Setup of exp/raven:
==> flow/design.v (excerpt) <==
module UART_FIFO(
    input clk,
    input reset,
    input [7:0] data_in,
    input data_valid,
    output [7:0] data_out
    );
    wire tx_clk, rx_clk;
    wire tx_fifo_full, tx_fifo_empty;
    wire rx_fifo_full, rx_fifo_empty;
    wire tx_busy,rx_busy; 
    wire rx_done;
    wire [7:0] tx_fifo_data_out;
    wire [7:0] rx_data;
    wire serial_data;
    reg tx_start;
    wire tx_fifo_wr_en;
    reg tx_fifo_rd_en;
    reg rx_fifo_wr_en;
    wire rx_fifo_rd_en;
    assign tx_fifo_wr_en = data_valid;
    assign rx_fifo_rd_en = ~rx_fifo_empty;
    always@(posedge clk or posedge reset)
    begin
        if(reset)
        begin
            tx_start <= 0;
            tx_fifo_rd_en <= 0;
        end
        else if(tx_clk)
        begin
            if((tx_fifo_empty==0)&&(tx_busy==0)&&(tx_start==0))
            begin
                tx_start <= 1'b1;
                tx_fifo_rd_en <= 1'b1;
            end
            else
            begin
                tx_start <= 1'b0;
                tx_fifo_rd_en <= 1'b0;
            end
        end
    end
    always@(posedge clk or posedge reset)
    begin
        if(reset)
        begin
            rx_fifo_wr_en <= 0;
        end
        else if(rx_clk)
        begin
            rx_fifo_wr_en <= ~rx_fifo_full & rx_done;
        end
    end
    Baud_Rate_Generator m0 (.clk(clk), .reset(reset),
                .tx_clk(tx_clk), .rx_clk(rx_clk));
    UART_TX m1 (.clk(clk), .tx_ce(tx_clk), .reset(reset),
                .tx_start(tx_start), .tx_data(tx_fifo_data_out),
                .tx_busy(tx_busy), .tx_serial(serial_data));
    FIFO m2 (.clk(clk), .wr_ce(1'b1), .rd_ce(tx_clk),  
                .wr_reset(reset), .rd_reset(reset),
                .wr_en(tx_fifo_wr_en), .rd_en(tx_fifo_rd_en),
                .data_in(data_in),
                .full(tx_fifo_full), .empty(tx_fifo_empty),
  ...
Size in the first run: ~2500 cells after synthesis.
clock: 9.6 ns
lec_check: 0
abc_area: 1
cap_margin: 20
core_aspect_ratio: 0.89
core_margin: 2
core_utilization: 72
cts_cluster_diameter: 95
cts_cluster_size: 15
gpl_routability_driven: 0
gpl_timing_driven: 1
place_density_lb_addon: 0.05
setup_slack_margin: 0.64
slew_margin: 20
run.sh (not shown) runs the stock make flow with config.mk's settings and CLKGATE_MAP_FILE=.
For exp/ember, these inputs were changed with respect to exp/raven:
Settings: SETUP_SLACK_MARGIN: 0.64 -> unset; CTS_CLUSTER_SIZE: 15 -> unset; CTS_CLUSTER_DIAMETER: 95 -> unset; GPL_TIMING_DRIVEN: 1 -> unset; ABC_AREA: 1 -> unset; GPL_ROUTABILITY_DRIVEN: 0 -> unset; PLACE_DENSITY_LB_ADDON: 0.05 -> unset; CORE_ASPECT_RATIO: 0.89 -> unset; CORE_UTILIZATION: 72 -> 40; the clock period (ns, I/O delays scaled along): 9.6 -> 20.0.
--- outcome ---
From exp/raven to exp/ember the numbers moved as follows: average cell area after synthesis now larger, synthesized cell count now smaller, area growth from synthesis to final layout now larger.
exp/raven and exp/ember ended up with nearly the same clock input transition at the sequential cells of the worst setup and hold paths.
Cmp exp/raven and exp/ember / global-route wire length before repair / lower: exp/ember
On total power, the lower figure sits with exp/ember, not exp/raven.
met2 as the most used routing layer in global routing was reported by exp/ember, and met1 by exp/raven.
#### Input delta (exp/lagoon over exp/ember)
Settings: CORE_UTILIZATION: 40 -> 72; SETUP_SLACK_MARGIN: unset -> 0.92; the clock period (ns, I/O delays scaled along): 20.0 -> 3.43.
==> results <==
According to the power report, total power for exp/lagoon is higher than for exp/ember.
In the flow results for exp/ember and exp/lagoon, the global-route usage is smaller on exp/ember.
The switching power in exp/ember is 0.17 times that in exp/lagoon.
exp/lagoon against exp/ember: via count normalized by instance count went up about 20%, total length of routed wires went up 860 um, maximum fanout encountered on the critical timing path went down 110.
Per the comparison of exp/lagoon with exp/ember, sequential share of layout area comparable, last weighted congestion value of the routability-driven placer higher, count of clock-buffer cells in the layout lower.
Input changes introduced in exp/zinc (baseline for comparison: exp/lagoon):
Settings: SETUP_SLACK_MARGIN changed from 0.92 to 1.01.
==> comparison <==
[exp/zinc vs exp/lagoon] maximum vdd drop: lower in exp/zinc. exp/zinc: via total after detailed routing is 171 higher than what exp/lagoon reported. The critical path endpoint comes out m4.F4.mem[8][3]$_DFFE_PP0P_ in one run and m4.F4.rd_data[2]$_DFFE_PP0P_ in the other, namely in exp/lagoon and exp/zinc respectively. Between exp/lagoon and exp/zinc, the clock tree cell share of total cell area figures differ only marginally. Looking at the reports, exp/zinc completed the entire flow and the layout it produced met the timing, design-rule and antenna checks. [compare] base=exp/lagoon new=exp/zinc: sequential cell count held; maximum clock frequency went up 8.5%; non-clock buffer instance count of the final layout went up 20; layout-stage area growth over the synthesis result went up 2.4 points.
No activity file was given, so power comes from the tool's default toggle rates.
